==> design.v <==
module binary2deg(
	input i_clk,
	input i_rst,
	input i_start,
	input[63:0] i_decimal,
	input[3:0] i_frccnt,
	output[13:0] o_deg,
	output o_finished
	);
enum {IDLE,D2B1,D2B2,SHIFT,B2D,END} state_w,state_r;
logic[13:0] deg_w,deg_r;
logic[21:0] devider_w,devider_r;
logic[34:0] tmp_w,tmp_r;
logic[63:0] decimal_w,decimal_r;
logic[21:0] binary_w,binary_r;
logic[3:0] cnt_w,cnt_r;
logic[3:0] frccnt_w,frccnt_r;
logic finished;
assign o_finished = finished;
assign o_deg = deg_r;
always@(*) begin
	deg_w = deg_r;
	devider_w = devider_r;
	tmp_w = tmp_r;
	decimal_w = decimal_r;
	binary_w = binary_r;
	cnt_w = cnt_r;
	frccnt_w = frccnt_r;
	state_w = state_r;
	finished = 0;
	case(state_r)
		IDLE: begin
			if(i_start) begin
				state_w = D2B1;
				decimal_w = i_decimal;
				frccnt_w = i_frccnt;
				tmp_w = 0;
			end
			else begin
				state_w = state_r;
				decimal_w = 0;
			end
			binary_w = 0;
			devider_w = 22'b101101000000000000000;
			finished = 0;
		end
		D2B1: begin
			if(decimal_r[3:0] < 10) begin
				tmp_w = (tmp_r >> 4)+(tmp_r >> 5)+(tmp_r >> 8)+(tmp_r >> 9)+(tmp_r >> 12)+(tmp_r >> 13)+{18'd0,decimal_r[3:0],13'd0};
				state_w = state_r;
			end
			else begin
				tmp_w = tmp_r;
				state_w = D2B2;
			end
			decimal_w = decimal_r >> 4;
		end
		D2B2: begin
			if(cnt_r == (frccnt_r - 1)) begin
				state_w = SHIFT;
				cnt_w = 0;
			end
			else begin
				state_w = state_r;
				cnt_w = cnt_r + 1;
			end
			tmp_w = (tmp_r >> 4)+(tmp_r >> 5)+(tmp_r >> 8)+(tmp_r >> 9)+(tmp_r >> 12)+(tmp_r >> 13)+{18'd0,decimal_r[3:0],13'd0};
			decimal_w = decimal_r >> 4;
		end
		SHIFT: begin
			tmp_w = (tmp_r << 3) + (tmp_r << 1);
			if(cnt_r == (frccnt_r - 2)) begin
				state_w = B2D;
				binary_w = tmp_w[21:0];
				cnt_w = 0;
			end
			else begin
				state_w = state_r;
				cnt_w = cnt_r + 1;
			end
		end
		B2D: begin
			if(cnt_r == 13) begin
				state_w = END;
				cnt_w = 0;
			end
			else begin
				state_w = state_r;
				cnt_w = cnt_r + 1;
			end
			if(binary_r < devider_r) begin
				deg_w = {deg_r[12:0],1'b0};
				binary_w = binary_r;
			end
			else begin
				deg_w = {deg_r[12:0],1'b1};
				binary_w = binary_r - devider_r;
			end
			devider_w = devider_r >> 1;
			finished = 0;
		end
		END: begin
			finished = 1;
			state_w = IDLE;
		end
	endcase
end
always@(posedge i_clk or negedge i_rst) begin
	if(!i_rst) begin
		devider_r <= 22'b0101101000000000000000;
		binary_r <= 0;
		deg_r <= 0;
		cnt_r <= 0;
		state_r <= IDLE;
		decimal_r <= 64'd0;
		tmp_r <= 35'd0;
		frccnt_r <= 0;
	end
	else begin
		devider_r <= devider_w;
		binary_r <= binary_w;
		deg_r <= deg_w;
		cnt_r <= cnt_w;
		state_r <= state_w;
		decimal_r <= decimal_w;
		tmp_r <= tmp_w;
		frccnt_r <= frccnt_w;
	end
end
endmodule
module synchro(
	input i_clk,
	input i_rst,
	input i_write,
	input[7:0] i_char,
	output o_full,
	output o_check,
	output[14 - 1:0] o_deg
	);
integer i;
enum {IDLE,IDT,DATA,DEG,CHECK} state_w,state_r;
logic[7:0] cnt_w,cnt_r;
logic[7:0] char_w[7:0],char_r[7:0];
logic[2:0] r_w,r_r,w_w,w_r;
logic[7:0] char;
logic[7:0] check_w,check_r;
logic[7:0] checksum_w,checksum_r,tmp;
logic check;
logic[23:0] SI_w,SI_r;
logic[3:0] pos;
enum {INT,FRC} dstate_w,dstate_r;
logic[63:0] decimal_w,decimal_r;
logic[13:0] deg,deg_w,deg_r;
logic[3:0] frccnt_w,frccnt_r;
logic finished;
binary2deg xbinary2deg(.i_clk(i_clk),.i_rst(i_rst),.i_start(check && (pos == 1)),.i_decimal(decimal_r),.i_frccnt(frccnt_r),.o_deg(deg),.o_finished(finished));
assign o_full = ((w_r + 1) == r_r)? 1 : 0;
assign o_check = check;
assign o_deg = deg_r;
always@(*) begin
	for(i = 0; i < 8; i = i + 1) begin
		char_w[i] = char_r[i];
	end
	if(i_write) begin
		w_w = w_r + 1;
		char_w[w_r] = i_char;
	end
	else begin
		w_w = w_r;
	end
	if(w_r != r_r) begin
		char = char_r[r_r];
		r_w = r_r + 1;
	end
	else begin
		char = 0;
		r_w = r_r;
	end
end
always@(*) begin
	pos = 0;
	case(SI_r)
		{"H","D","G"} : begin
			pos = 1;
		end
		{"H","D","T"} : begin
			pos = 1;
		end
	endcase
end
always@(*) begin
	if(finished)
		deg_w = deg;
	else
		deg_w = deg_r;
end
always@(*) begin
	check = 0;
	checksum_w = checksum_r;
	SI_w = SI_r;
	decimal_w = decimal_r;
	tmp = 0;
	frccnt_w = frccnt_r;
	state_w = state_r;
	dstate_w = dstate_r;
	cnt_w = cnt_r;
	check_w = check_r;
	if(w_r != r_r) begin
		case(state_r)
			IDLE: begin
				check_w = 0;
				decimal_w = 0;
				frccnt_w = 0;
				dstate_w = INT;
				if(char == "$") begin
					state_w = IDT;
				end
				else begin
					state_w = state_r;
				end
				cnt_w = 0;
			end
			IDT: begin
				if(cnt_r == 4) begin
					state_w = DATA;
					cnt_w = 0;
					SI_w = (SI_r << 8) + {16'd0,char};
				end
				else if(cnt_r > 1) begin
					state_w = state_r;
					cnt_w = cnt_r + 1;
					SI_w = (SI_r << 8) + {16'd0,char};
				end
				else begin
					state_w = state_r;
					SI_w = SI_r;
					cnt_w = cnt_r + 1;
				end
				check_w = check_r ^ char;
			end
			DATA: begin
				if(char == "*") begin
					state_w = CHECK;
					cnt_w = 0;
					check_w = check_r;
				end
				else if(char == ",") begin
					cnt_w = cnt_r + 1;
					check_w = check_r ^ char;
					if(cnt_r == (pos - 1)) begin
						state_w = DEG;
					end
					else begin
						state_w = state_r;
					end
				end
				else begin
					state_w = state_r;
					cnt_w = cnt_r;
					check_w = check_r ^ char;
				end
			end
			DEG: begin
				tmp = char - "0";
				if(char == ".") begin
					dstate_w = FRC;
					state_w = state_r;
					cnt_w = cnt_r;
					frccnt_w = frccnt_r;
					decimal_w = (decimal_r << 4) + {60'd0,tmp[3:0]};
				end
				else if(char == ",") begin
					dstate_w = INT;
					state_w = DATA;
					cnt_w = cnt_r;
					frccnt_w = frccnt_r;
					decimal_w = decimal_r;
				end
				else begin
					state_w = state_r;
					dstate_w = dstate_r;
					cnt_w = cnt_r;
					decimal_w = (decimal_r << 4) + {60'd0,tmp[3:0]};
					if(dstate_r == FRC) begin
						frccnt_w = frccnt_r;
					end
					else begin
						frccnt_w = frccnt_r + 1;
					end
				end
				check_w = check_r ^ char;
			end
			CHECK: begin
				if(char == 8'hd) begin
					state_w = IDLE;
					cnt_w = 0;
					if(check_r == checksum_r) begin
						check = 1;
					end
					else begin
						check = 0;
					end
				end
				else begin
					if((char > "/") && (char < ":")) begin
						tmp = char - "0";
						checksum_w = cnt_r == 0 ? {tmp[3:0],4'd0} : {checksum_r[7:4],tmp[3:0]};
					end
					else if((char > "@") && (char < "G")) begin
						tmp = char - "A" + 8'd10;
						checksum_w = cnt_r == 0 ? {tmp[3:0],4'd0} : {checksum_r[7:4],tmp[3:0]};
					end
					else begin
						checksum_w = checksum_r;
					end
					cnt_w = cnt_r + 1;
				end
			end
		endcase
	end
	else begin
		state_w = state_r;
		cnt_w = cnt_r;
		checksum_w = checksum_r;
		check_w = check_r;
	end
end
always@(posedge i_clk or negedge i_rst) begin
	if(!i_rst) begin
		state_r <= IDLE;
		dstate_r <= INT;
		cnt_r <= 0;
		deg_r <= 0;
		checksum_r <= 0;
		check_r <= 0;
		SI_r <= 0;
		r_r <= 0;
		w_r <= 0;
		decimal_r <= 0;
		frccnt_r <= 0;
		for(i = 0; i < 8; i = i + 1) begin
			char_r[i] <= 0;
		end
	end
	else begin
		state_r <= state_w;
		dstate_r <= dstate_w;
		cnt_r <= cnt_w;
		deg_r <= deg_w;
		checksum_r <= checksum_w;
		check_r <= check_w;
		SI_r <= SI_w;
		r_r <= r_w;
		w_r <= w_w;
		decimal_r <= decimal_w;
		frccnt_r <= frccnt_w;
		for(i = 0; i < 8; i = i + 1) begin
			char_r[i] <= char_w[i];
		end
	end
end
endmodule
==> run.sh <==
#!/bin/bash
# the make line also repeats each setting of config.mk as NAME=value (left out here)
make -C /OpenROAD-flow-scripts/flow DESIGN_CONFIG=/design/flow/config.mk WORK_HOME=/design/flow/orfs CLKGATE_MAP_FILE= finish
==> config.mk <==
export PLATFORM = sky130hd
export DESIGN_NAME = synchro
export DESIGN_NICKNAME = synchro
export VERILOG_FILES = /design/flow/design.v
export SDC_FILE = /design/flow/constraint.sdc
export NUM_CORES = 4
export LEC_CHECK = 0
export ABC_AREA = 1
export CAP_MARGIN = 20
export CORE_MARGIN = 2
export CORE_UTILIZATION = 72
export PLACE_DENSITY = 0.83
export SLEW_MARGIN = 20
==> constraint.sdc <==
create_clock -name core_clock -period 4.73 [get_ports {i_clk}]
set_input_delay 0.9460 -clock core_clock [delete_from_list [all_inputs] [get_ports {i_clk}]]
set_output_delay 0.9460 -clock core_clock [all_outputs]
set_load 0.01 [all_outputs]
==> results of run 1 <==
-- final cells by class --
class	instances	area, sq um
inverters	442	1660
well taps	461	577
repair buffers	273	2250
diodes	7	17.5
clock buffers	57	1150
fillers	1636	4340
clock inverters	16	251
multi-input cells	2406	15600
flip-flops and latches	376	9430
-- per-layer routing --
layer / GRT usage, % / vias to the layer above
met5: 0 / -
met4: 21.6 / 22
met3: 11.3 / 964
met2: 73.9 / 2751
met1: 56.8 / 12900
li1: - / 11300
-- metrics by stage --
stage	power (mW)	hold slack [ns]	utilization (%)	setup TNS, ns
4_1_cts	9.20	0.389	85.1	-6.31
5_1_grt	9.88	0.419	87.7	-39.97
6_report	9.64	0.357	87.7	-39.26
3_3_place_gp	5.65	0.453	78.6	-9.97
3_5_place_dp	5.80	0.467	78.6	-14.46
2_1_floorplan	5.21	0.442	-	-0.00623
-- what timing repair did --
item,4_1_cts,5_1_grt
pin swaps,83,74
setup endpoints to repair,27,29
gates cloned,0,0
gates resized,209,168
buffers inserted,17,27
==> impl_metrics.toml, run 1 <==
# synthesis and place-and-route metrics
[pwr]
pg_seq_mw = 3.76
p_comb_mw = 2.46
powerDensity_nw_per_um2 = 311
switching_share_pct = 36.0
p_leak_nw = 14.9
power_frac_clock_pct = 35.5
ir_drop_v = 0.000524
powerClk_mw = 3.42
power_frac_seq_pct = 39.0
switchingPower_mw = 3.47
largestPowerGroup = "registers"
p_comb_share_pct = 25.5
power.internal_mw = 6.17

[routing]
vias_per_cell = 6.92
route.detailed.drc = 0
wirelength_um = 99300
num_vias = 27900
top_layer_used = "met5"
ant_nets = 0
drtIter0Drc = 4861
m1WireLength_um = 32500
firstDrtPassIters = 14
wire_per_inst_um = 24.6
wl_met2_um = 43400
route.met3.wl_um = 14600

[worst_hold_path]
worstHoldPathType = "primary input to async pin"

[clock_network]
clkLatencyLatePin_ns = 0.61
cts_tree = "built"
hold_buffers = 0
clock-root-buffer = "clkbuf_16"
clk_pin_slew_ns = 0.07
htree_levels = 2
cts_buffer_depth = 3
cts_inserted_buffers = 40
cts.sinks = 376

[final_timing]
finalCritPeriodShare_pct = 142
max_freq_mhz = 149
fin_skew_ns = 0.0281
min_period_ns = 6.73
setup_slack_ns = -2.00
relSlewSlack_pct = 20.3
setup_violations = 29
hold_viol_final = 0
final_max_slew_viol_count = 0
grt_setup_unrepaired = "yes"
worst_slew_pin_slew_ns = 1.19

[floorplanning]
die_w_um = 193
num_rows = 69
die_area_sq_um = 37200
core_sq_um = 35300
die_h_um = 193
io_pins = 27
fp-utilization_pct = 72.7

[critical_path]
crit_path_top_delay_cell = "a21oi_1"
path_cells = "ha_1, a21oi_1, o2111ai_1, a21oi_4, o21ai_4, xor2_2, fa_1, inv_2, fa_1, fa_1, inv_2, ha_4, nand2_2, nor2_4, inv_1, nor2_1, nand3_1, nand3_1, nand2_1, nand3_1, nand2_1, nand2_1, nand2_1"
endpoint_kind = "flip-flop"
start_kind = "flip-flop"
cpMostUsedCell = "nand2_1"
timing.rr.start = "xbinary2deg.tmp_r[18]$_DFFE_PN0P_"
critPathBufInv = 3
critPathMaxFanout = 4
cp_data_arrival_time_ns = 7.21
r2r-end = "xbinary2deg.tmp_r[26]$_DFFE_PN0P_"
worstSetupStartpoint = "xbinary2deg.tmp_r[18]$_DFFE_PN0P_"
cp-endpoint = "xbinary2deg.tmp_r[26]$_DFFE_PN0P_"
worst_r2r_path_depth = 23
required_ns = 5.21
cp.depth = 23
path_class = "flip-flop to flip-flop"
r2r_slack_ns = -2.00
critical_path.top_delay_family = "adder cells"
slowest_delay_ns = 0.93

[yosys]
avgSynthCellArea_sq_um = 7.72
common_cells = "912 x nand2_1, 431 x inv_1, 370 x dfrtp_1"
yosysTopAreaCell = "dfrtp_1"
ys.flops = 376
ys_cells = 3325
synthArstFlopShare_pct = 100
yosys.area.top_type_share_pct = 36.1
netlist_logic_family_top = "simple AND/OR/NAND/NOR gates"
synthMuxAreaShare_pct = 0.0828
synthTopCellsByArea = "dfrtp_1 36%, nand2_1 13%, ha_1 7.2%"
ys_seq_share_pct = 36.7
ys_sh_aoi_pct = 17.4
synth-edff-count = 0
synth.most_common_cell = "nand2_1"
ys_area_sq_um = 25700
ys_sh_adder_pct = 13.3
flop_cell = "dfrtp_1"
synth.cellmix.simpleShare_pct = 21.3
fp_nets = 3562
yosys.cell_types.count = 56
synth-xor-area-share_pct = 2.69
synthCells = 3325
yosysWarnings = 4
syn_area_sq_um = 25700

[placement]
place_congestion = 0.998
io_buffers = 26
dp_slack_ns = -0.867
placed_cell_area_sq_um = 27800
dp_cells = 3916
hpwl_um = 54700

[global_routing]
grt_pass1_vias = 25600
grt_overflow = 0
grt_pass1_wl_um = 132000
grt_antenna_before_repair = 8
track_usage_pct = 45.3
grt_max_degree = 93

[status]
status = "complete, but fails checks"
failed_checks = "setup timing"

[finish]
stdcell_count = 4038
final_cell_area_sq_um = 31000
syn_to_final_growth_pct = 20.6
num-nets-final = 3776

[job]
tool_warnings = 46
maxCapViolCount = 0
==> run 2, diff against run 1 <==
- ABC_AREA: 1 -> default
- CAP_MARGIN: 20 -> 5
- CORE_UTILIZATION: 72 -> 29
- GPL_ROUTABILITY_DRIVEN: default -> 1
- PLACE_DENSITY: 0.83 -> 0.79
- clock period: 4.73 -> 4.65 ns (I/O delays scaled with it)
==> impl_metrics.toml, run 2 <==
# synthesis and place-and-route metrics
[status]
status = "complete, but fails checks"
failed_checks = "setup timing"

[critical_path]
worst_r2r_path_depth = 25
start_kind = "flip-flop"
path_class = "flip-flop to flip-flop"
cp.depth = 25
r2r-end = "xbinary2deg.tmp_r[30]$_DFFE_PN0P_"
cp_data_arrival_time_ns = 6.47
endpoint_kind = "flip-flop"
crit_path_top_delay_cell = "fa_1"
r2r_slack_ns = -1.36
cp-endpoint = "xbinary2deg.tmp_r[30]$_DFFE_PN0P_"
timing.rr.start = "xbinary2deg.tmp_r[5]$_DFFE_PN0P_"
critPathBufInv = 3
critPathMaxFanout = 5
worstSetupStartpoint = "xbinary2deg.tmp_r[5]$_DFFE_PN0P_"
critical_path.top_delay_family = "AND-OR/OR-AND gates"
slowest_delay_ns = 0.54
required_ns = 5.11

[clock_network]
cts_inserted_buffers = 41
cts_tree = "built"
clock-root-buffer = "clkbuf_16"
clkLatencyLatePin_ns = 0.59
cts_buffer_depth = 3
clk_pin_slew_ns = 0.06
htree_levels = 2
cts.sinks = 376

[yosys]
synthTopCellsByArea = "dfrtp_1 38%, ha_1 7.5%, fa_1 6.3%"
avgSynthCellArea_sq_um = 9.31
ys_cells = 2650
ys_area_sq_um = 24700
synthCells = 2650
ys_sh_adder_pct = 13.8
ys_sh_aoi_pct = 19.0
yosysTopAreaCell = "dfrtp_1"
fp_nets = 2887
syn_area_sq_um = 24700
synthMuxAreaShare_pct = 6.05
synth-xor-area-share_pct = 3.86
yosys.cell_types.count = 84
yosysWarnings = 4
synth.most_common_cell = "dfrtp_1"
yosys.area.top_type_share_pct = 37.5
common_cells = "370 x dfrtp_1, 324 x nand2_1, 205 x inv_1"
ys.flops = 376
synth-edff-count = 0
ys_seq_share_pct = 38.2
netlist_logic_family_top = "AND-OR/OR-AND gates"
flop_cell = "dfrtp_1"
synthArstFlopShare_pct = 100
synth.cellmix.simpleShare_pct = 13.9

[routing]
ant_nets = 0
num_antenna_cells = 0
vias_per_cell = 5.08
route.detailed.drc = 0
drtIter0Drc = 1604
wire_per_inst_um = 15.5
wirelength_um = 62600
firstDrtPassIters = 7
num_vias = 20500

[finish]
num-nets-final = 3101
fillers = 8119
syn_to_final_growth_pct = 22.5
combGateArea_sq_um = 14800
seqCellArea_sq_um = 9420

[final_timing]
final_max_slew_viol_count = 0
fin_skew_ns = 0.0542
grt_setup_unrepaired = "yes"
tns_ns = -27.24
finalCritPeriodShare_pct = 129
hold_viol_final = 0
worst_slew_pin_slew_ns = 1.09
setup_slack_ns = -1.36
max_freq_mhz = 166
min_period_ns = 6.01
relSlewSlack_pct = 27.1
setup_violations = 26

[global_routing]
grt_pass1_wl_um = 102000
grt_antenna_before_repair = 0
track_usage_pct = 14.0
grt_pass1_vias = 20400
grt_overflow = 0
grt_max_degree = 106

[floorplanning]
fp-utilization_pct = 29.4
io_pins = 27
die_h_um = 296
die_w_um = 296
num_rows = 106
die_area_sq_um = 87400
core_sq_um = 84000

[placement]
place_congestion = 0.909
io_buffers = 26
hpwl_um = 43600
dp_slack_ns = -1.29

[pwr]
ir_drop_v = 0.000434
power_frac_clock_pct = 36.2
switchingPower_mw = 3.05
switching_share_pct = 31.3
power_frac_seq_pct = 39.3
p_comb_mw = 2.39
pg_seq_mw = 3.82
p_leak_nw = 14.1
largestPowerGroup = "registers"
p_comb_share_pct = 24.6
power.internal_mw = 6.68
powerDensity_nw_per_um2 = 322
powerClk_mw = 3.52

[worst_hold_path]
worstHoldPathType = "primary input to async pin"

[job]
tool_warnings = 48
maxCapViolCount = 0
-- run 2: timing repair --
item / 4_1_cts / 5_1_grt
pin swaps: 51 / 47
endpoints found under the setup margin: 27 / 28
setup buffers: 16 / 13
resized: 45 / 72
hold buffers: 0 / 0
-- run 2: routing by layer --
layer	track usage [%]	up-vias	wire length, um
met5	0	-	0
met4	3.76	0	1540
met3	1.50	123	3030
met2	23.8	505	30000
met1	19.0	10100	28000
li1	-	9778	-
-- run 2: cell type report --
| class | count | share of cell area [%] |
|---|---|---|
| sequential | 376 | 31.2 |
| tap | 1134 | 4.70 |
| timing repair buffer | 293 | 7.83 |
| multi-input combinational | 1944 | 48.8 |
| clock buffer | 54 | 3.79 |
| clock inverter | 19 | 1.07 |
| inverter | 208 | 2.58 |
-- run 2: metrics by stage --
stage / cells / power [mW] / hold WS, ns / instance area (sq um) / utilization, %
after global routing: 4028 / 10.2 / 0.412 / 30200 / 36.0
after detailed placement: 3926 / 6.17 / 0.466 / 28000 / 33.3
after floorplan: 2650 / 5.45 / 0.449 / 24900 / -
after global placement: 3926 / 6.08 / 0.460 / 28000 / 33.3
final: 4028 / 9.73 / 0.334 / 30200 / 36.0
after CTS: 4015 / 9.74 / 0.395 / 29800 / 35.4
==> run 3, diff against run 2 <==
- ABC_AREA: default -> 1
- CAP_MARGIN: 5 -> 20
- CELL_PAD_IN_SITES_GLOBAL_PLACEMENT: default -> 0
- CORE_ASPECT_RATIO: default -> 0.63
- CORE_UTILIZATION: 29 -> 72
- CTS_CLUSTER_SIZE: default -> 70
- GPL_ROUTABILITY_DRIVEN: 1 -> default
- GPL_TIMING_DRIVEN: default -> 1
- MIN_ROUTING_LAYER: default -> met1
- PLACE_DENSITY: 0.79 -> 0.65
- SLEW_MARGIN: 20 -> 30
- TNS_END_PERCENT: default -> 5
- clock period: 4.65 -> 9.31 ns (I/O delays scaled with it)
==> impl_metrics.toml, run 3 <==
# synthesis and place-and-route metrics
[global_routing]
grt_overflow = 0
grt_use_met2_pct = 58.9
met3_usage_pct = 12.1
grt_max_degree = 187
grt_antenna_before_repair = 1
use_met1_pct = 62.2
grt_pass1_vias = 22900
track_usage_pct = 41.3
grt_pass1_wl_um = 123000
busiest_layer = "met1"

[critical_path]
worst_r2r_path_depth = 25
r2r-end = "xbinary2deg.tmp_r[29]$_DFFE_PN0P_"
cpMostUsedCell = "nand2_1"
critPathBufInv = 4
crit_path_top_delay_cell = "fa_1"
endpoint_kind = "flip-flop"
worstSetupStartpoint = "xbinary2deg.tmp_r[5]$_DFFE_PN0P_"
critPathMaxFanout = 6
path_class = "flip-flop to flip-flop"
slowest_delay_ns = 0.53
r2r_slack_ns = 2.97
cp-endpoint = "xbinary2deg.tmp_r[29]$_DFFE_PN0P_"
timing.rr.start = "xbinary2deg.tmp_r[5]$_DFFE_PN0P_"
start_kind = "flip-flop"
critical_path.top_delay_family = "adder cells"
required_ns = 9.74
cp_data_arrival_time_ns = 6.77
cp.depth = 25

[routing]
firstDrtPassIters = 8
route.detailed.drc = 0
ant_nets = 0
num_vias = 24000
wirelength_um = 75900
num_antenna_cells = 0
drtIter0Drc = 3122
vias_per_cell = 6.30
wire_per_inst_um = 19.9

[yosys]
synthMuxAreaShare_pct = 0.0828
fp_nets = 3562
ys_area_sq_um = 25700
synth-edff-count = 0
yosysTopAreaCell = "dfrtp_1"
synthCells = 3325
netlist_logic_family_top = "simple AND/OR/NAND/NOR gates"
syn_area_sq_um = 25700
synth.cellmix.simpleShare_pct = 21.3
synth.most_common_cell = "nand2_1"
yosysWarnings = 4
yosys.area.top_type_share_pct = 36.1
ys.flops = 376
common_cells = "912 x nand2_1, 431 x inv_1, 370 x dfrtp_1"
ys_seq_share_pct = 36.7
synth-xor-area-share_pct = 2.69
avgSynthCellArea_sq_um = 7.72
synthArstFlopShare_pct = 100
ys_sh_adder_pct = 13.3
flop_cell = "dfrtp_1"
yosys.cell_types.count = 56
ys_cells = 3325
synthTopCellsByArea = "dfrtp_1 36%, nand2_1 13%, ha_1 7.2%"
ys_sh_aoi_pct = 17.4

[placement]
io_buffers = 26
place_congestion = 0.998
hpwl_um = 54200

[pwr]
p_leak_nw = 13.4
p_comb_mw = 1.11
power_mw = 4.59
powerDensity_nw_per_um2 = 167
powerClk_mw = 1.59
switchingPower_mw = 1.59
p_comb_share_pct = 24.2
power_frac_seq_pct = 41.2
switching_share_pct = 34.7
power_frac_clock_pct = 34.6
pg_seq_mw = 1.89
ir_drop_v = 0.000247
power.internal_mw = 3.00
largestPowerGroup = "registers"

[worst_hold_path]
worstHoldPathType = "flip-flop to flip-flop"
hold_path_end = "deg_r[4]$_DFFE_PN0P_"
hold_depth = 2
hp-start = "deg_r[4]$_DFFE_PN0P_"

[clock_network]
clk_pin_slew_ns = 0.07
htree_levels = 2
hold_buffers = 0
post_cts_buffers = 0
cts_inserted_buffers = 36
cts_buffer_depth = 3
clock-root-buffer = "clkbuf_16"
cts.sinks = 376
clkLatencyLatePin_ns = 0.57
ctsResizeCount = 0
cts_tree = "built"

[floorplanning]
die_area_sq_um = 37200
die_w_um = 242
core_sq_um = 34900
num_rows = 54
io_pins = 27
fp-utilization_pct = 73.6
die_h_um = 154

[final_timing]
setup_violations = 0
relSlewSlack_pct = 36.0
finalCritPeriodShare_pct = 68.1
final_max_slew_viol_count = 0
hold_viol_final = 0
fin_skew_ns = 0.0386
grt_setup_unrepaired = "no"
min_period_ns = 6.34
tns_ns = 0
worst_slew_pin_slew_ns = 0.960
max_freq_mhz = 158

[job]
tool_warnings = 50
maxCapViolCount = 0

[finish]
syn_to_final_growth_pct = 6.85
num-nets-final = 3541
fillers = 2337
final_core_util_pct = 78.7

[status]
status = "timing/DRC/antenna clean"
run 3: layout make-up:
cell class                      count  area [sq um]  share of cell area, %
Clock inverter                     15           189                  0.689
Sequential cell                   376          9420                   34.3
Inverter                          442          1660                   6.05
Tap cell                          476           596                   2.17
Clock buffer                       50          1040                   3.81
Timing Repair Buffer               42           433                   1.58
Multi-Input combinational cell   2406         14100                   51.4
run 3: routing by layer:
metal | wire length, um | vias up
met4 | 1750 | 0
li1 | - | 10800
met5 | 0 | -
met1 | 31900 | 11300
met2 | 31400 | 1682
met3 | 10800 | 179
run 3: through the flow:
stage          setup WS (ns)  area, sq um  instances  hold slack, ns
3_5_place_dp            3.43        26200       3741           0.462
3_3_place_gp            3.51        26100       3738           0.453
5_1_grt                 2.69        27400       3807           0.503
2_1_floorplan           4.40        25700       3325           0.442
4_1_cts                 3.30        27400       3806           0.475
6_report                2.97        27400       3807           0.481
==> run 4, diff against run 3 <==
- ABC_AREA: 1 -> default
- CELL_PAD_IN_SITES_GLOBAL_PLACEMENT: 0 -> default
- CORE_ASPECT_RATIO: 0.63 -> default
- CORE_UTILIZATION: 72 -> 66
- CTS_CLUSTER_SIZE: 70 -> default
- GPL_TIMING_DRIVEN: 1 -> default
- MIN_ROUTING_LAYER: met1 -> default
- PLACE_DENSITY: 0.65 -> default
- SETUP_SLACK_MARGIN: default -> 1.5
- SLEW_MARGIN: 30 -> 20
- TNS_END_PERCENT: 5 -> default
- clock period: 9.31 -> 5.69 ns (I/O delays scaled with it)
==> impl_metrics.toml, run 4 <==
# synthesis and place-and-route metrics
[clock_network]
htree_levels = 2
cts_tree = "built"
clock-root-buffer = "clkbuf_16"
cts_buffer_depth = 3
clk_pin_slew_ns = 0.07
hold_buffers = 0
cts.sinks = 376
cts_inserted_buffers = 40
clkLatencyLatePin_ns = 0.55

[yosys]
synth-xor-area-share_pct = 3.86
synth-edff-count = 0
avgSynthCellArea_sq_um = 9.31
flop_cell = "dfrtp_1"
synthCells = 2650
synth.most_common_cell = "dfrtp_1"
ys_area_sq_um = 24700
yosys.cell_types.count = 84
synthTopCellsByArea = "dfrtp_1 38%, ha_1 7.5%, fa_1 6.3%"
syn_area_sq_um = 24700
ys_cells = 2650
synthMuxAreaShare_pct = 6.05
yosys.area.top_type_share_pct = 37.5
synthArstFlopShare_pct = 100
fp_nets = 2887
yosysWarnings = 4
ys_sh_aoi_pct = 19.0
yosysTopAreaCell = "dfrtp_1"
ys_seq_share_pct = 38.2
ys_sh_adder_pct = 13.8
common_cells = "370 x dfrtp_1, 324 x nand2_1, 205 x inv_1"
netlist_logic_family_top = "AND-OR/OR-AND gates"
synth.cellmix.simpleShare_pct = 13.9
ys.flops = 376

[final_timing]
worst_slew_pin_slew_ns = 1.05
grt_setup_unrepaired = "yes"
fin_skew_ns = 0.0154
final_max_slew_viol_count = 0
setup_slack_ns = -0.200
hold_viol_final = 0
hold_ws_ns = 0.474
relSlewSlack_pct = 29.8
min_period_ns = 5.89
max_freq_mhz = 170
tns_ns = -0.987
setup_violations = 8
finalCritPeriodShare_pct = 104

[global_routing]
grt_overflow = 0
grt_pass1_wl_um = 105000
grt_antenna_before_repair = 0
grt_pass1_vias = 20800
track_usage_pct = 33.3
grt_max_degree = 168

[placement]
dp_slack_ns = -0.277
dp_cells = 3135
placed_cell_area_sq_um = 26200
io_buffers = 26
hpwl_um = 43400
place_congestion = 0.940

[worst_hold_path]
worstHoldPathType = "flip-flop to flip-flop"
hold_path_end = "xbinary2deg.decimal_r[3]$_DFFE_PN0P_"
hold_depth = 2
hp-start = "xbinary2deg.decimal_r[7]$_DFFE_PN0P_"

[routing]
drtIter0Drc = 1520
num_vias = 20400
ant_nets = 0
route.detailed.drc = 0
wirelength_um = 63400
num_antenna_cells = 0
firstDrtPassIters = 6
vias_per_cell = 6.27
wire_per_inst_um = 19.5

[finish]
fillers = 2485
num-nets-final = 2998
syn_to_final_growth_pct = 15.6
stdcell_count = 3257
final_core_util_pct = 77.7
seqCellArea_sq_um = 9430
combGateArea_sq_um = 14800
final_cell_area_sq_um = 28500

[floorplanning]
num_rows = 70
die_w_um = 197
fp-utilization_pct = 67.2
io_pins = 27
core_sq_um = 36700
die_h_um = 197
die_area_sq_um = 38900

[job]
maxCapViolCount = 0
tool_warnings = 52

[critical_path]
path_class = "flip-flop to flip-flop"
critPathBufInv = 6
crit_path_top_delay_cell = "fa_1"
required_ns = 6.12
r2r-end = "xbinary2deg.tmp_r[32]$_DFFE_PN0P_"
r2r_slack_ns = -0.20
critical_path.top_delay_family = "AND-OR/OR-AND gates"
cpMostUsedCell = "fa_1"
worstSetupStartpoint = "xbinary2deg.tmp_r[5]$_DFFE_PN0P_"
slowest_delay_ns = 0.51
worst_r2r_path_depth = 28
cp_data_arrival_time_ns = 6.32
start_kind = "flip-flop"
endpoint_kind = "flip-flop"
timing.rr.start = "xbinary2deg.tmp_r[5]$_DFFE_PN0P_"
cp.depth = 28
cp-endpoint = "xbinary2deg.tmp_r[32]$_DFFE_PN0P_"
critPathMaxFanout = 5

[pwr]
p_comb_mw = 2.27
ir_drop_v = 0.000419
largestPowerGroup = "registers"
p_leak_nw = 13.3
p_comb_share_pct = 28.2
powerDensity_nw_per_um2 = 282
switching_share_pct = 32.1
powerClk_mw = 2.63
switchingPower_mw = 2.58
pg_seq_mw = 3.14
power.internal_mw = 5.46
power_frac_seq_pct = 39.1
power_mw = 8.04
power_frac_clock_pct = 32.7

[status]
failed_checks = "setup timing"
status = "complete, but fails checks"
-- run 4: repair_timing --
action | CTS | global route
gates resized | 90 | 33
buffers inserted | 39 | 13
setup endpoints to repair | 79 | 38
cloned | 0 | 0
pin swaps | 37 | 23
-- run 4: cell type report --
class,count,share of cell area [%]
clock buffer,57,4.06
clock inverter,13,0.549
inverter,208,2.74
multi-input combinational,1944,51.9
sequential,376,33.1
tap,468,2.05
timing repair buffer,191,5.62
-- run 4: layer usage --
layer  vias up  GRT usage (%)  part of all wire, %  wire [um]
li1       9571              -                    -          -
met1     10100           44.3                   43      27300
met2       571           56.8                   49      31200
met3       135           4.20                  4.7       2980
met4         0           11.3                  3.0       1890
met5         -              0                    0          0
==> run 5, diff against run 4 <==
- ABC_AREA: default -> 0
- CELL_PAD_IN_SITES_DETAIL_PLACEMENT: default -> 2
- CELL_PAD_IN_SITES_GLOBAL_PLACEMENT: default -> 1
- CORE_ASPECT_RATIO: default -> 0.51
- CORE_MARGIN: 2 -> 9
- CORE_UTILIZATION: 66 -> 32
- CTS_CLUSTER_SIZE: default -> 41
- GPL_TIMING_DRIVEN: default -> 1
- MAX_ROUTING_LAYER: default -> met4
- MIN_ROUTING_LAYER: default -> met1
- SETUP_SLACK_MARGIN: 1.5 -> 0.72
- SLEW_MARGIN: 20 -> 15
- TNS_END_PERCENT: default -> 5
- clock period: 5.69 -> 6.27 ns (I/O delays scaled with it)
==> impl_metrics.toml, run 5 <==
# synthesis and place-and-route metrics
[final_timing]
finalCritPeriodShare_pct = 97.8
fin_skew_ns = 0.0332
max_freq_mhz = 163
hold_ws_ns = 0.474
grt_setup_unrepaired = "yes"
final_max_slew_viol_count = 0
worst_slew_pin_slew_ns = 1.04
setup_violations = 0
tns_ns = 0
relSlewSlack_pct = 29.9
setup_slack_ns = 0.135
hold_viol_final = 0
min_period_ns = 6.13

[routing]
route.detailed.drc = 0
vias_per_cell = 5.49
num_vias = 20600
ant_nets = 0
drtIter0Drc = 1581
wirelength_um = 87200
firstDrtPassIters = 5
wire_per_inst_um = 23.3
num_antenna_cells = 0

[critical_path]
path_class = "flip-flop to flip-flop"
cp.depth = 24
critPathMaxFanout = 5
r2r-end = "xbinary2deg.tmp_r[25]$_DFFE_PN0P_"
r2r_slack_ns = 0.14
critical_path.top_delay_family = "AND-OR/OR-AND gates"
required_ns = 6.76
cp_data_arrival_time_ns = 6.62
path_cells = "ha_1, a21o_1, a21oi_2, o211ai_1, a41o_1, o221a_4, o21ai_1, nand2_1, xnor2_2, fa_1, inv_1, fa_1, fa_1, inv_1, ha_4, and3_1, o211a_1, o2111ai_2, or2_4, o211ai_1, a21oi_1, xnor2_1, a221oi_1, nor2_1"
crit_path_top_delay_cell = "fa_1"
cp-endpoint = "xbinary2deg.tmp_r[25]$_DFFE_PN0P_"
worst_r2r_path_depth = 24
timing.rr.start = "xbinary2deg.tmp_r[5]$_DFFE_PN0P_"
cpMostUsedCell = "fa_1"
critPathBufInv = 2
slowest_delay_ns = 0.53
start_kind = "flip-flop"
worstSetupStartpoint = "xbinary2deg.tmp_r[5]$_DFFE_PN0P_"
endpoint_kind = "flip-flop"

[clock_network]
clkLatencyLatePin_ns = 0.60
htree_levels = 2
cts.sinks = 376
cts_inserted_buffers = 41
clk_pin_slew_ns = 0.07
cts_buffer_depth = 3
clock-root-buffer = "clkbuf_16"
cts_tree = "built"

[yosys]
yosys.cell_types.count = 84
yosys.area.top_type_share_pct = 37.5
synth-xor-area-share_pct = 3.86
ys_seq_share_pct = 38.2
synth.cellmix.simpleShare_pct = 13.9
synthArstFlopShare_pct = 100
yosysWarnings = 4
synthTopCellsByArea = "dfrtp_1 38%, ha_1 7.5%, fa_1 6.3%"
ys_sh_aoi_pct = 19.0
ys.flops = 376
ys_area_sq_um = 24700
common_cells = "370 x dfrtp_1, 324 x nand2_1, 205 x inv_1"
syn_area_sq_um = 24700
ys_sh_adder_pct = 13.8
synthCells = 2650
yosysTopAreaCell = "dfrtp_1"
synth.most_common_cell = "dfrtp_1"
netlist_logic_family_top = "AND-OR/OR-AND gates"
fp_nets = 2887
avgSynthCellArea_sq_um = 9.31
synth-edff-count = 0
synthMuxAreaShare_pct = 6.05
ys_cells = 2650
flop_cell = "dfrtp_1"

[floorplanning]
die_w_um = 407
die_h_um = 216
io_pins = 27
num_rows = 72
die_area_sq_um = 88000
core_sq_um = 76000
fp-utilization_pct = 32.4

[placement]
io_buffers = 26
hpwl_um = 63800
dp_slack_ns = -0.311
place_congestion = 0.905

[pwr]
switching_share_pct = 34.2
p_leak_nw = 13.0
power_mw = 7.35
p_comb_mw = 1.90
pg_seq_mw = 2.84
power_frac_seq_pct = 38.6
power.internal_mw = 4.83
largestPowerGroup = "registers"
powerDensity_nw_per_um2 = 260
powerClk_mw = 2.61
p_comb_share_pct = 25.9
ir_drop_v = 0.000207
power_frac_clock_pct = 35.5
switchingPower_mw = 2.51

[worst_hold_path]
hp-start = "xbinary2deg.decimal_r[19]$_DFFE_PN0P_"
hold_path_end = "xbinary2deg.decimal_r[15]$_DFFE_PN0P_"
worstHoldPathType = "flip-flop to flip-flop"
hold_depth = 2

[finish]
num-nets-final = 2916
fillers = 8328
syn_to_final_growth_pct = 14.8

[job]
maxCapViolCount = 0
tool_warnings = 49

[global_routing]
grt_pass1_wl_um = 137000
track_usage_pct = 20.1
grt_max_degree = 151
grt_pass1_vias = 22400
grt_overflow = 0
grt_antenna_before_repair = 3

[status]
status = "timing/DRC/antenna clean"
==> run 5: final cells by class <==
| class | count | area [sq um] | area share, % |
|---|---|---|---|
| multi-input cells | 1944 | 14400 | 51.0 |
| flip-flops and latches | 376 | 9430 | 33.3 |
| well taps | 1036 | 1300 | 4.58 |
| clock buffers | 53 | 1130 | 3.99 |
| repair buffers | 108 | 941 | 3.32 |
| inverters | 208 | 781 | 2.76 |
| clock inverters | 22 | 288 | 1.02 |
==> run 5: repair_timing <==
item,4_1_cts,5_1_grt
resized,23,61
pin swaps,20,44
setup buffers,9,13
endpoints found under the setup margin,23,25
hold buffers,0,0
==> run 5: metrics by stage <==
stage          cell area [sq um]  instances  utilization (%)
2_1_floorplan              24700       2650                -
3_3_place_gp               26300       3645             34.6
3_5_place_dp               26300       3646             34.6
4_1_cts                    27900       3730             36.6
5_1_grt                    28300       3747             37.2
6_report                   28300       3747             37.2
==> run 5: per-layer routing <==
layer  GRT usage (%)  vias up  part of all wire, %
li1                -     9393                    -
met1            31.6    10700                   54
met2            26.2      399                   39
met3            4.45       66                  6.7
met4            2.61        0                 0.99
met5               -        -                    0
==> run 6, diff against run 5 <==
- ABC_AREA: 0 -> 1
- CELL_PAD_IN_SITES_DETAIL_PLACEMENT: 2 -> default
- CELL_PAD_IN_SITES_GLOBAL_PLACEMENT: 1 -> default
- CORE_ASPECT_RATIO: 0.51 -> default
- CORE_MARGIN: 9 -> 2
- CORE_UTILIZATION: 32 -> 72
- CTS_CLUSTER_SIZE: 41 -> 72
- GPL_TIMING_DRIVEN: 1 -> default
- HOLD_SLACK_MARGIN: default -> 0.29
- MAX_ROUTING_LAYER: met4 -> default
- MIN_ROUTING_LAYER: met1 -> default
- PLACE_DENSITY_LB_ADDON: default -> 0.12
- SETUP_SLACK_MARGIN: 0.72 -> -0.26
- SLEW_MARGIN: 15 -> 20
- TNS_END_PERCENT: 5 -> default
- clock period: 6.27 -> 3.88 ns (I/O delays scaled with it)
==> impl_metrics.toml, run 6 <==
# yosys + openroad results
[yosys]
netlist_logic_family_top = "simple AND/OR/NAND/NOR gates"
synthArstFlopShare_pct = 100
syn_area_sq_um = 25700
ys_sh_adder_pct = 13.3
synthTopCellsByArea = "dfrtp_1 36%, nand2_1 13%, ha_1 7.2%"
common_cells = "912 x nand2_1, 431 x inv_1, 370 x dfrtp_1"
ys_seq_share_pct = 36.7
yosys.area.top_type_share_pct = 36.1
synth.most_common_cell = "nand2_1"
synthMuxAreaShare_pct = 0.0828
synth.cellmix.simpleShare_pct = 21.3
yosysTopAreaCell = "dfrtp_1"
ys_cells = 3325
ys.flops = 376
ys_area_sq_um = 25700
avgSynthCellArea_sq_um = 7.72
synth-edff-count = 0
fp_nets = 3562
yosysWarnings = 4
synthCells = 3325
synth-xor-area-share_pct = 2.69
ys_sh_aoi_pct = 17.4
flop_cell = "dfrtp_1"
yosys.cell_types.count = 56

[floorplanning]
die_area_sq_um = 37200
io_pins = 27
die_h_um = 193
fp-utilization_pct = 72.7
core_sq_um = 35300
num_rows = 69
die_w_um = 193

[clock_network]
cts.sinks = 376
clock-root-buffer = "clkbuf_16"
cts_buffer_depth = 3
cts_inserted_buffers = 41
htree_levels = 2

[global_routing]
grt_overflow = 14
track_usage_pct = 74.0

[status]
status = "aborted with a tool error"
stop_stage = "global routing"
error = "[ERROR GRT-0232] Routing congestion too high. Check the congestion heatmap in the GUI."

[placement]
dp_slack_ns = -1.38
hpwl_um = 56900
dp_cells = 3960
place_congestion = 1.00
io_buffers = 26
## run 6: per-layer routing
| layer | overflow | GRT usage (%) |
|---|---|---|
| met3 | 9 | 60.8 |
| met1 | 1 | 76.2 |
| met5 | 0 | 43.4 |
| met2 | 0 | 89.0 |
| met4 | 4 | 64.5 |
## run 6: timing repair
item / 4_1_cts
buffers inserted: 26
setup endpoints to repair: 29
pin swaps: 72
resized: 154
hold endpoints to repair: 64
hold buffers: 1
## run 6: through the flow
stage	utilization, %	hold WS [ns]	instance area [sq um]	power [mW]
after floorplan	-	0.442	26100	6.36
after global placement	80.5	0.453	28400	6.95
after detailed placement	80.5	0.458	28400	7.12
after CTS	87.4	0.472	30900	11.8
==> run 7, diff against run 6 <==
- ABC_AREA: 1 -> default
- CORE_UTILIZATION: 72 -> 70
- CTS_CLUSTER_SIZE: 72 -> 41
- HOLD_SLACK_MARGIN: 0.29 -> default
- PLACE_DENSITY: default -> 0.63
- PLACE_DENSITY_LB_ADDON: 0.12 -> default
- SETUP_SLACK_MARGIN: -0.26 -> 1.11
- clock period: 3.88 -> 5.06 ns (I/O delays scaled with it)
==> impl_metrics.toml, run 7 <==
# synthesis and place-and-route metrics
[final_timing]
relSlewSlack_pct = 17.5
min_period_ns = 6.02
grt_setup_unrepaired = "yes"
setup_slack_ns = -0.964
finalCritPeriodShare_pct = 119
setup_violations = 24
hold_viol_final = 0
max_freq_mhz = 166
tns_ns = -16.77
worst_slew_pin_slew_ns = 1.23
final_max_slew_viol_count = 0
fin_skew_ns = 0.0409

[yosys]
ys_area_sq_um = 24700
flop_cell = "dfrtp_1"
synth.most_common_cell = "dfrtp_1"
common_cells = "370 x dfrtp_1, 324 x nand2_1, 205 x inv_1"
synth.cellmix.simpleShare_pct = 13.9
yosysWarnings = 4
synthMuxAreaShare_pct = 6.05
synthCells = 2650
ys.flops = 376
yosys.cell_types.count = 84
synthTopCellsByArea = "dfrtp_1 38%, ha_1 7.5%, fa_1 6.3%"
avgSynthCellArea_sq_um = 9.31
ys_seq_share_pct = 38.2
synth-edff-count = 0
yosys.area.top_type_share_pct = 37.5
synth-xor-area-share_pct = 3.86
fp_nets = 2887
syn_area_sq_um = 24700
yosysTopAreaCell = "dfrtp_1"
synthArstFlopShare_pct = 100
ys_sh_adder_pct = 13.8
netlist_logic_family_top = "AND-OR/OR-AND gates"
ys_sh_aoi_pct = 19.0
ys_cells = 2650

[worst_hold_path]
worstHoldPathType = "primary input to async pin"

[pwr]
p_comb_share_pct = 32.1
power_frac_clock_pct = 30.9
powerDensity_nw_per_um2 = 322
power_frac_seq_pct = 37.1
powerClk_mw = 2.97
p_comb_mw = 3.08
switchingPower_mw = 3.37
pg_seq_mw = 3.57
power.internal_mw = 6.25
largestPowerGroup = "registers"
switching_share_pct = 35.1
ir_drop_v = 0.000567
p_leak_nw = 14.2

[routing]
ant_nets = 0
wire_per_inst_um = 22.0
drtIter0Drc = 2426
num_vias = 22400
wirelength_um = 74200
firstDrtPassIters = 7
vias_per_cell = 6.62
route.detailed.drc = 0

[critical_path]
start_kind = "flip-flop"
path_cells = "ha_1, a21o_1, a21oi_2, o211ai_1, a41o_1, o221a_4, a211oi_2, xnor2_1, fa_1, inv_1, fa_1, fa_1, inv_2, ha_4, and3_1, o211a_1, o2111ai_2, or2_4, o211ai_1, a31oi_1, a2111oi_2, or3_1, o211ai_1"
worst_r2r_path_depth = 23
timing.rr.start = "xbinary2deg.tmp_r[6]$_DFFE_PN0P_"
cp.depth = 23
required_ns = 5.49
endpoint_kind = "flip-flop"
cp-endpoint = "xbinary2deg.tmp_r[31]$_DFFE_PN0P_"
critPathBufInv = 2
cp_data_arrival_time_ns = 6.45
critPathMaxFanout = 6
path_class = "flip-flop to flip-flop"
r2r_slack_ns = -0.96
worstSetupStartpoint = "xbinary2deg.tmp_r[6]$_DFFE_PN0P_"
slowest_delay_ns = 0.52
r2r-end = "xbinary2deg.tmp_r[31]$_DFFE_PN0P_"
critical_path.top_delay_family = "AND-OR/OR-AND gates"
crit_path_top_delay_cell = "fa_1"

[global_routing]
track_usage_pct = 37.8
grt_overflow = 0
grt_pass1_vias = 21400
grt_pass1_wl_um = 111000
grt_max_degree = 115
grt_antenna_before_repair = 1

[floorplanning]
die_area_sq_um = 36700
fp-utilization_pct = 71.2
num_rows = 68
io_pins = 27
die_w_um = 192
core_sq_um = 34600
die_h_um = 192

[status]
failed_checks = "setup timing"
status = "complete, but fails checks"

[clock_network]
cts_inserted_buffers = 40
cts.sinks = 376
htree_levels = 2
cts_buffer_depth = 3
hold_buffers = 0
clock-root-buffer = "clkbuf_16"
clk_pin_slew_ns = 0.07
clkLatencyLatePin_ns = 0.60
cts_tree = "built"

[placement]
place_congestion = 0.965
io_buffers = 26
placed_cell_area_sq_um = 27000
hpwl_um = 44600

[finish]
fillers = 1797
num-nets-final = 3126
final_cell_area_sq_um = 29900
syn_to_final_growth_pct = 21.1

[job]
maxCapViolCount = 0
tool_warnings = 53
[run 7: timing repair]
| action | 4_1_cts | 5_1_grt |
|---|---|---|
| endpoints found under the setup margin | 31 | 107 |
| endpoints found under the hold margin | 0 | 0 |
| pin swaps | 77 | 58 |
| gates resized | 113 | 84 |
| buffers inserted | 45 | 30 |
| cloned | 2 | 2 |
[run 7: final cells by class]
cell class	count	area (sq um)	area share, %
well taps	455	569	1.91
clock inverters	12	96.3	0.323
flip-flops and latches	376	9420	31.6
diodes	1	2.50	0.00838
inverters	208	781	2.62
clock buffers	62	1210	4.07
multi-input cells	1946	15100	50.7
repair buffers	317	2650	8.86
[run 7: routing by layer]
metal	part of all wire (%)	vias to the layer above	track usage, %	wire (um)
met5	0	-	0	0
li1	-	9825	-	-
met4	5.5	0	16.6	4080
met3	7.7	357	5.79	5730
met1	38	11000	49.7	28500
met2	48	1234	62.6	35900
[run 7: through the flow]
step	power [mW]	hold slack [ns]	util (%)	setup slack, ns	instances
detailed placement	5.68	0.461	77.9	-0.905	3223
finish	9.62	0.466	86.2	-0.964	3377
global route	9.86	0.491	86.2	-1.14	3376
floorplan	5.01	0.449	-	-0.423	2650
global placement	5.59	0.460	77.9	-0.760	3223
CTS	9.03	0.477	84.2	-0.813	3344
==> run 8, diff against run 7 <==
- ABC_AREA: default -> 1
- CAP_MARGIN: 20 -> 15
- CELL_PAD_IN_SITES_DETAIL_PLACEMENT: default -> 2
- CORE_ASPECT_RATIO: default -> 0.9
- CORE_MARGIN: 2 -> 3
- CORE_UTILIZATION: 70 -> 59
- CTS_CLUSTER_DIAMETER: default -> 107
- CTS_CLUSTER_SIZE: 41 -> 77
- GPL_TIMING_DRIVEN: default -> 0
- HOLD_SLACK_MARGIN: default -> -0.06
- MIN_ROUTING_LAYER: default -> met2
- PLACE_DENSITY: 0.63 -> default
- PLACE_DENSITY_LB_ADDON: default -> 0.22
- SETUP_SLACK_MARGIN: 1.11 -> default
- clock period: 5.06 -> 6.72 ns (I/O delays scaled with it)
==> impl_metrics.toml, run 8 <==
# yosys + openroad results
[yosys]
avgSynthCellArea_sq_um = 7.72
ys_sh_adder_pct = 13.3
yosys.area.top_type_share_pct = 36.1
synthTopCellsByArea = "dfrtp_1 36%, nand2_1 13%, ha_1 7.2%"
syn_area_sq_um = 25700
ys_cells = 3325
fp_nets = 3562
yosys.cell_types.count = 56
synthCells = 3325
ys_sh_aoi_pct = 17.4
yosysTopAreaCell = "dfrtp_1"
synthMuxAreaShare_pct = 0.0828
netlist_logic_family_top = "simple AND/OR/NAND/NOR gates"
synth-xor-area-share_pct = 2.69
synth.most_common_cell = "nand2_1"
synth.cellmix.simpleShare_pct = 21.3
flop_cell = "dfrtp_1"
ys.flops = 376
synthArstFlopShare_pct = 100
ys_seq_share_pct = 36.7
yosysWarnings = 4
common_cells = "912 x nand2_1, 431 x inv_1, 370 x dfrtp_1"
ys_area_sq_um = 25700
synth-edff-count = 0

[floorplanning]
core_sq_um = 42400
fp-utilization_pct = 60.6
io_pins = 27
die_area_sq_um = 46100
num_rows = 71
die_w_um = 226
die_h_um = 204

[placement]
io_buffers = 26
place_congestion = 1.00

[status]
error = "[ERROR DPL-0033] detailed placement checks failed during check placement."
status = "aborted with a tool error"
stop_stage = "detailed placement"
[run 8: stage by stage]
| step | setup WS [ns] | power [mW] | instance area (sq um) | setup TNS (ns) |
|---|---|---|---|---|
| after floorplan | 1.81 | 3.67 | 25700 | 0 |
| after global placement | -11.42 | 4.09 | 26600 | -4248.56 |
==> run 9, diff against run 8 <==
- ABC_AREA: 1 -> default
- CAP_MARGIN: 15 -> 25
- CELL_PAD_IN_SITES_DETAIL_PLACEMENT: 2 -> 1
- CELL_PAD_IN_SITES_GLOBAL_PLACEMENT: default -> 0
- CORE_ASPECT_RATIO: 0.9 -> 0.87
- CORE_MARGIN: 3 -> 2
- CORE_UTILIZATION: 59 -> 34
- CTS_CLUSTER_DIAMETER: 107 -> 29
- CTS_CLUSTER_SIZE: 77 -> default
- HOLD_SLACK_MARGIN: -0.06 -> default
- PLACE_DENSITY_LB_ADDON: 0.22 -> 0.01
- SETUP_SLACK_MARGIN: default -> 2.38
- TNS_END_PERCENT: default -> 85
- clock period: 6.72 -> 9.27 ns (I/O delays scaled with it)
==> impl_metrics.toml, run 9 <==
# synthesis and place-and-route metrics
[finish]
fillers = 8061
num-nets-final = 3032
syn_to_final_growth_pct = 22.8

[yosys]
yosysTopAreaCell = "dfrtp_1"
synthMuxAreaShare_pct = 6.05
synth.cellmix.simpleShare_pct = 13.9
ys_cells = 2650
fp_nets = 2887
yosys.area.top_type_share_pct = 37.5
synth.most_common_cell = "dfrtp_1"
ys_sh_adder_pct = 13.8
ys_seq_share_pct = 38.2
yosysWarnings = 4
synth-xor-area-share_pct = 3.86
ys_area_sq_um = 24700
synthTopCellsByArea = "dfrtp_1 38%, ha_1 7.5%, fa_1 6.3%"
synthCells = 2650
common_cells = "370 x dfrtp_1, 324 x nand2_1, 205 x inv_1"
synth-edff-count = 0
ys_sh_aoi_pct = 19.0
avgSynthCellArea_sq_um = 9.31
yosys.cell_types.count = 84
synthArstFlopShare_pct = 100
ys.flops = 376
netlist_logic_family_top = "AND-OR/OR-AND gates"
syn_area_sq_um = 24700
flop_cell = "dfrtp_1"

[clock_network]
cts_inserted_buffers = 105
clk_pin_slew_ns = 0.05
htree_levels = 3
cts.sinks = 376
cts_tree = "built"
hold_buffers = 0
clock-root-buffer = "clkbuf_16"
cts_buffer_depth = 3
clkLatencyLatePin_ns = 0.67

[floorplanning]
die_area_sq_um = 74700
die_h_um = 255
fp-utilization_pct = 34.2
die_w_um = 293
core_sq_um = 72200
num_rows = 92
io_pins = 27

[critical_path]
path_class = "flip-flop to flip-flop"
critPathBufInv = 2
path_cells = "ha_1, o21a_1, o21a_1, o21a_1, o221a_2, a21bo_2, a21o_1, a21oi_1, xnor2_1, fa_1, inv_1, fa_1, fa_1, inv_1, ha_2, o2111ai_1, or2_2, o211ai_1, a31oi_2, a2111oi_4, or3_1, o211ai_1"
critical_path.top_delay_family = "AND-OR/OR-AND gates"
r2r_slack_ns = 2.58
worstSetupStartpoint = "xbinary2deg.tmp_r[14]$_DFFE_PN0P_"
crit_path_top_delay_cell = "dfrtp_1"
endpoint_kind = "flip-flop"
required_ns = 9.79
slowest_delay_ns = 0.66
cp_data_arrival_time_ns = 7.21
timing.rr.start = "xbinary2deg.tmp_r[14]$_DFFE_PN0P_"
worst_r2r_path_depth = 22
critPathMaxFanout = 7
cp-endpoint = "xbinary2deg.tmp_r[31]$_DFFE_PN0P_"
cp.depth = 22
r2r-end = "xbinary2deg.tmp_r[31]$_DFFE_PN0P_"
start_kind = "flip-flop"

[routing]
firstDrtPassIters = 9
drtIter0Drc = 2937
m1WireLength_um = 0
wirelength_um = 83500
route.detailed.drc = 0
vias_per_cell = 7.48
wl_met2_um = 40400
wire_per_inst_um = 21.8
num_vias = 28600
ant_nets = 0
top_layer_used = "met5"
route.met3.wl_um = 38500

[placement]
dp_slack_ns = 1.62
place_congestion = 0.869
hpwl_um = 60600
io_buffers = 25

[worst_hold_path]
hold_path_end = "xbinary2deg.decimal_r[27]$_DFFE_PN0P_"
hp-start = "xbinary2deg.decimal_r[31]$_DFFE_PN0P_"
hold_depth = 2
worstHoldPathType = "flip-flop to flip-flop"

[pwr]
switching_share_pct = 29.2
ir_drop_v = 0.000154
p_comb_mw = 1.32
p_leak_nw = 14.0
pg_seq_mw = 1.90
switchingPower_mw = 2.09
power_frac_clock_pct = 55.0
powerClk_mw = 3.93
largestPowerGroup = "the clock network"
powerDensity_nw_per_um2 = 236
p_comb_share_pct = 18.4
power_frac_seq_pct = 26.6
power.internal_mw = 5.06

[global_routing]
grt_pass1_wl_um = 131000
grt_max_degree = 93
track_usage_pct = 33.8
grt_pass1_vias = 34300
grt_antenna_before_repair = 1
grt_overflow = 0

[final_timing]
worst_slew_pin_slew_ns = 1.07
finalCritPeriodShare_pct = 72.2
final_max_slew_viol_count = 0
relSlewSlack_pct = 28.7
hold_viol_final = 0
grt_setup_unrepaired = "yes"
setup_slack_ns = 2.58
min_period_ns = 6.69
setup_violations = 0
max_freq_mhz = 149
tns_ns = 0
fin_skew_ns = 0.0392

[job]
maxCapViolCount = 0
tool_warnings = 43

[status]
status = "timing/DRC/antenna clean"
run 9: repair_timing:
action | 4_1_cts | 5_1_grt
setup buffers | 1 | 4
pin swaps | 2 | 10
gates resized | 6 | 29
setup endpoints to repair | 6 | 14
run 9: area by class of cell:
class                      instances  area, sq um  share of cell area, %
clock inverter                    56          885                   2.92
sequential                       376         9420                   31.1
clock buffer                     141         2940                   9.71
multi-input combinational       1944        14200                   46.7
inverter                         208          781                   2.58
buffer                           122          503                   1.66
antenna                            1         2.50                0.00826
tap                              940         1180                   3.88
timing repair buffer              38          428                   1.41
run 9: through the flow:
stage	power, mW	instances	utilization, %	instance area (sq um)	hold WS (ns)
finish	7.15	3826	42.0	30300	0.468
global route	7.45	3825	42.0	30300	0.504
CTS	7.13	3821	41.7	30100	0.482
detailed placement	3.18	3623	36.4	26300	0.472
global placement	3.13	3615	36.1	26100	0.466
floorplan	2.74	2650	-	24700	0.449
run 9: routing by layer:
| metal | global-route usage [%] | vias to the layer above |
|---|---|---|
| li1 | - | 9597 |
| met1 | - | 10300 |
| met2 | 36.3 | 8216 |
| met3 | 50.6 | 496 |
| met4 | 5.70 | 37 |
| met5 | 10.2 | - |
==> run 10, diff against run 9 <==
- CAP_MARGIN: 25 -> 20
- CELL_PAD_IN_SITES_DETAIL_PLACEMENT: 1 -> default
- CELL_PAD_IN_SITES_GLOBAL_PLACEMENT: 0 -> default
- CORE_ASPECT_RATIO: 0.87 -> default
- CORE_UTILIZATION: 34 -> 66
- CTS_CLUSTER_DIAMETER: 29 -> default
- CTS_CLUSTER_SIZE: default -> 100
- GPL_TIMING_DRIVEN: 0 -> default
- MIN_ROUTING_LAYER: met2 -> default
- PLACE_DENSITY_LB_ADDON: 0.01 -> default
- SETUP_SLACK_MARGIN: 2.38 -> default
- TNS_END_PERCENT: 85 -> 10
- clock period: 9.27 -> 9.21 ns (I/O delays scaled with it)
==> impl_metrics.toml, run 10 <==
# synthesis and place-and-route metrics
[yosys]
flop_cell = "dfrtp_1"
ys_sh_adder_pct = 13.8
ys_seq_share_pct = 38.2
ys_sh_aoi_pct = 19.0
synthArstFlopShare_pct = 100
fp_nets = 2887
ys.flops = 376
ys_cells = 2650
ys_area_sq_um = 24700
synthMuxAreaShare_pct = 6.05
synth.cellmix.simpleShare_pct = 13.9
avgSynthCellArea_sq_um = 9.31
syn_area_sq_um = 24700
yosysWarnings = 4
synth-edff-count = 0
synthCells = 2650
yosys.area.top_type_share_pct = 37.5
synthTopCellsByArea = "dfrtp_1 38%, ha_1 7.5%, fa_1 6.3%"
common_cells = "370 x dfrtp_1, 324 x nand2_1, 205 x inv_1"
yosys.cell_types.count = 84
netlist_logic_family_top = "AND-OR/OR-AND gates"
synth.most_common_cell = "dfrtp_1"
synth-xor-area-share_pct = 3.86
yosysTopAreaCell = "dfrtp_1"

[critical_path]
cp_data_arrival_time_ns = 7.26
cp.depth = 26
critPathMaxFanout = 6
worst_r2r_path_depth = 26
critical_path.top_delay_family = "AND-OR/OR-AND gates"
slowest_delay_ns = 0.56
critPathBufInv = 3
worstSetupStartpoint = "xbinary2deg.tmp_r[5]$_DFFE_PN0P_"
required_ns = 9.63
r2r-end = "xbinary2deg.tmp_r[31]$_DFFE_PN0P_"
cp-endpoint = "xbinary2deg.tmp_r[31]$_DFFE_PN0P_"
r2r_slack_ns = 2.37
timing.rr.start = "xbinary2deg.tmp_r[5]$_DFFE_PN0P_"
cpMostUsedCell = "fa_1"
start_kind = "flip-flop"
path_class = "flip-flop to flip-flop"
crit_path_top_delay_cell = "fa_1"
endpoint_kind = "flip-flop"

[global_routing]
grt_pass1_wl_um = 99000
grt_antenna_before_repair = 0
grt_overflow = 0
track_usage_pct = 31.2
grt_max_degree = 151
grt_pass1_vias = 19700

[final_timing]
relSlewSlack_pct = 24.2
worst_slew_pin_slew_ns = 1.11
hold_ws_ns = 0.476
min_period_ns = 6.84
finalCritPeriodShare_pct = 74.2
hold_viol_final = 0
grt_setup_unrepaired = "no"
tns_ns = 0
fin_skew_ns = 0.0188
setup_violations = 0
max_freq_mhz = 146
final_max_slew_viol_count = 0

[pwr]
power.internal_mw = 3.23
p_comb_share_pct = 24.8
power_frac_seq_pct = 40.5
power_mw = 4.76
largestPowerGroup = "registers"
switchingPower_mw = 1.53
powerDensity_nw_per_um2 = 179
switching_share_pct = 32.2
pg_seq_mw = 1.93
ir_drop_v = 0.000255
powerClk_mw = 1.65
p_comb_mw = 1.18
p_leak_nw = 12.6
power_frac_clock_pct = 34.7

[finish]
stdcell_count = 3116
final_core_util_pct = 72.5
syn_to_final_growth_pct = 7.83
num-nets-final = 2855

[routing]
firstDrtPassIters = 5
route.detailed.drc = 0
wire_per_inst_um = 18.9
vias_per_cell = 6.30
ant_nets = 0
wirelength_um = 58800
num_antenna_cells = 0
num_vias = 19600
drtIter0Drc = 1478

[placement]
hpwl_um = 41500
place_congestion = 0.921
dp_cells = 3042
io_buffers = 26

[floorplanning]
fp-utilization_pct = 67.2
num_rows = 70
io_pins = 27
die_h_um = 197
die_area_sq_um = 38900
die_w_um = 197
core_sq_um = 36700

[clock_network]
clkLatencyLatePin_ns = 0.57
hold_buffers = 0
clock-root-buffer = "clkbuf_16"
cts_tree = "built"
cts.sinks = 376
cts_inserted_buffers = 41
htree_levels = 2
ctsResizeCount = 0
post_cts_buffers = 0
clk_pin_slew_ns = 0.06
cts_buffer_depth = 3

[job]
tool_warnings = 46
maxCapViolCount = 0

[worst_hold_path]
hold_depth = 2
worstHoldPathType = "flip-flop to flip-flop"
hold_path_end = "xbinary2deg.decimal_r[28]$_DFFE_PN0P_"
hp-start = "xbinary2deg.decimal_r[32]$_DFFE_PN0P_"

[status]
status = "timing/DRC/antenna clean"
==> run 10: cell type report <==
class	instances	area (sq um)
fillers	2696	10100
inverters	208	781
repair buffers	47	455
clock inverters	16	170
flip-flops and latches	376	9420
clock buffers	57	1180
well taps	468	586
multi-input cells	1944	14000
==> run 10: per-stage QoR <==
stage	worst slack (ns)	area, sq um
after floorplan	3.27	24700
after global placement	2.57	25200
after detailed placement	2.40	25200
after CTS	2.40	26600
after global routing	1.90	26600
final	2.37	26600
==> run 10: metal layers <==
metal  GRT usage (%)  up-vias  part of all wire, %
met5               0        -                    0
met4            10.3        0                  2.8
met3            3.21      117                  4.4
met2            52.7      501                   49
met1            42.4     9725                   44
li1                -     9284                    -
==> run 11, diff against run 10 <==
- CORE_ASPECT_RATIO: default -> 0.88
- CORE_UTILIZATION: 66 -> 72
- CTS_CLUSTER_DIAMETER: default -> 28
- CTS_CLUSTER_SIZE: 100 -> 46
- HOLD_SLACK_MARGIN: default -> -0.09
- PLACE_DENSITY_LB_ADDON: default -> 0.0
- SETUP_SLACK_MARGIN: default -> 1.5
- TNS_END_PERCENT: 10 -> default
- clock period: 9.21 -> 5.69 ns (I/O delays scaled with it)
==> impl_metrics.toml, run 11 <==
# synthesis and place-and-route metrics
[critical_path]
required_ns = 6.16
r2r_slack_ns = -1.23
slowest_delay_ns = 0.75
crit_path_top_delay_cell = "fa_1"
cp.depth = 28
path_class = "flip-flop to flip-flop"
timing.rr.start = "xbinary2deg.tmp_r[5]$_DFFE_PN0P_"
cp_data_arrival_time_ns = 7.39
critPathBufInv = 6
endpoint_kind = "flip-flop"
worst_r2r_path_depth = 28
critPathMaxFanout = 4
worstSetupStartpoint = "xbinary2deg.tmp_r[5]$_DFFE_PN0P_"
critical_path.top_delay_family = "adder cells"
cp-endpoint = "xbinary2deg.tmp_r[30]$_DFFE_PN0P_"
r2r-end = "xbinary2deg.tmp_r[30]$_DFFE_PN0P_"
start_kind = "flip-flop"

[pwr]
largestPowerGroup = "the clock network"
power_mw = 11.1
power.internal_mw = 7.46
switchingPower_mw = 3.65
powerDensity_nw_per_um2 = 362
p_comb_share_pct = 23.9
ir_drop_v = 0.000499
p_leak_nw = 14.4
powerClk_mw = 5.23
switching_share_pct = 32.8
pg_seq_mw = 3.21
power_frac_clock_pct = 47.1
power_frac_seq_pct = 28.9
p_comb_mw = 2.66

[yosys]
common_cells = "370 x dfrtp_1, 324 x nand2_1, 205 x inv_1"
synthArstFlopShare_pct = 100
yosysWarnings = 4
synth-xor-area-share_pct = 3.86
yosys.area.top_type_share_pct = 37.5
synth-edff-count = 0
synthMuxAreaShare_pct = 6.05
synth.most_common_cell = "dfrtp_1"
flop_cell = "dfrtp_1"
yosys.cell_types.count = 84
avgSynthCellArea_sq_um = 9.31
synthTopCellsByArea = "dfrtp_1 38%, ha_1 7.5%, fa_1 6.3%"
ys_sh_aoi_pct = 19.0
yosysTopAreaCell = "dfrtp_1"
ys.flops = 376
ys_cells = 2650
synth.cellmix.simpleShare_pct = 13.9
netlist_logic_family_top = "AND-OR/OR-AND gates"
fp_nets = 2887
ys_seq_share_pct = 38.2
ys_area_sq_um = 24700
synthCells = 2650
syn_area_sq_um = 24700
ys_sh_adder_pct = 13.8

[final_timing]
relSlewSlack_pct = 19.9
finalCritPeriodShare_pct = 122
hold_ws_ns = 0.469
grt_setup_unrepaired = "yes"
hold_viol_final = 0
worst_slew_pin_slew_ns = 1.19
setup_violations = 25
final_max_slew_viol_count = 0
setup_slack_ns = -1.23
tns_ns = -17.52
min_period_ns = 6.92
max_freq_mhz = 144
fin_skew_ns = 0.0528

[finish]
fillers = 1341
num-nets-final = 3057
syn_to_final_growth_pct = 24.3
final_core_util_pct = 90.8

[clock_network]
clk_pin_slew_ns = 0.05
clkLatencyLatePin_ns = 0.64
cts_tree = "built"
cts_inserted_buffers = 84
cts.sinks = 376
hold_buffers = 0
cts_buffer_depth = 3
htree_levels = 3
clock-root-buffer = "clkbuf_16"

[global_routing]
grt_antenna_before_repair = 3
grt_pass1_vias = 23800
grt_pass1_wl_um = 131000
grt_max_degree = 125
track_usage_pct = 46.9
grt_overflow = 0

[routing]
ant_nets = 0
wire_per_inst_um = 27.2
drtIter0Drc = 4117
route.detailed.drc = 0
num_vias = 24200
vias_per_cell = 7.24
firstDrtPassIters = 12
wirelength_um = 90800

[status]
failed_checks = "setup timing"
status = "complete, but fails checks"

[job]
tool_warnings = 50
maxCapViolCount = 0

[floorplanning]
io_pins = 27
num_rows = 63
die_area_sq_um = 35800
die_w_um = 201
fp-utilization_pct = 73.1
die_h_um = 178
core_sq_um = 33700

[worst_hold_path]
hold_path_end = "xbinary2deg.decimal_r[12]$_DFFE_PN0P_"
worstHoldPathType = "flip-flop to flip-flop"
hp-start = "xbinary2deg.decimal_r[16]$_DFFE_PN0P_"
hold_depth = 2

[placement]
hpwl_um = 44300
place_congestion = 0.982
dp_slack_ns = -0.341
io_buffers = 26
[run 11: final cells by class]
| class | instances | area [sq um] | share of cell area (%) |
|---|---|---|---|
| Multi-Input combinational cell | 1947 | 15100 | 49.4 |
| Inverter | 208 | 786 | 2.56 |
| Clock inverter | 40 | 618 | 2.02 |
| Sequential cell | 376 | 9420 | 30.7 |
| Tap cell | 455 | 569 | 1.86 |
| Clock buffer | 113 | 2390 | 7.81 |
| Timing Repair Buffer | 203 | 1720 | 5.61 |
| Antenna cell | 2 | 5.00 | 0.0163 |
[run 11: stage by stage]
stage,area (sq um),cells
finish,30600,3344
global route,30600,3342
CTS,30100,3320
detailed placement,26200,3120
global placement,26200,3120
floorplan,24900,2650
[run 11: what timing repair did]
action | CTS | global route
endpoints found under the setup margin | 72 | 64
setup buffers | 46 | 20
endpoints found under the hold margin | 0 | 0
cloned | 1 | 2
resized | 119 | 71
pin swaps | 65 | 40
[run 11: per-layer routing]
layer,share of wire (%),global-route usage [%],up-vias
met5,0.14,0,-
met2,44,72.4,2186
met3,13,14.0,756
met4,8.5,28.2,4
li1,-,-,9726
met1,35,59.1,11500
Power is estimated from default activity; no workload was simulated.
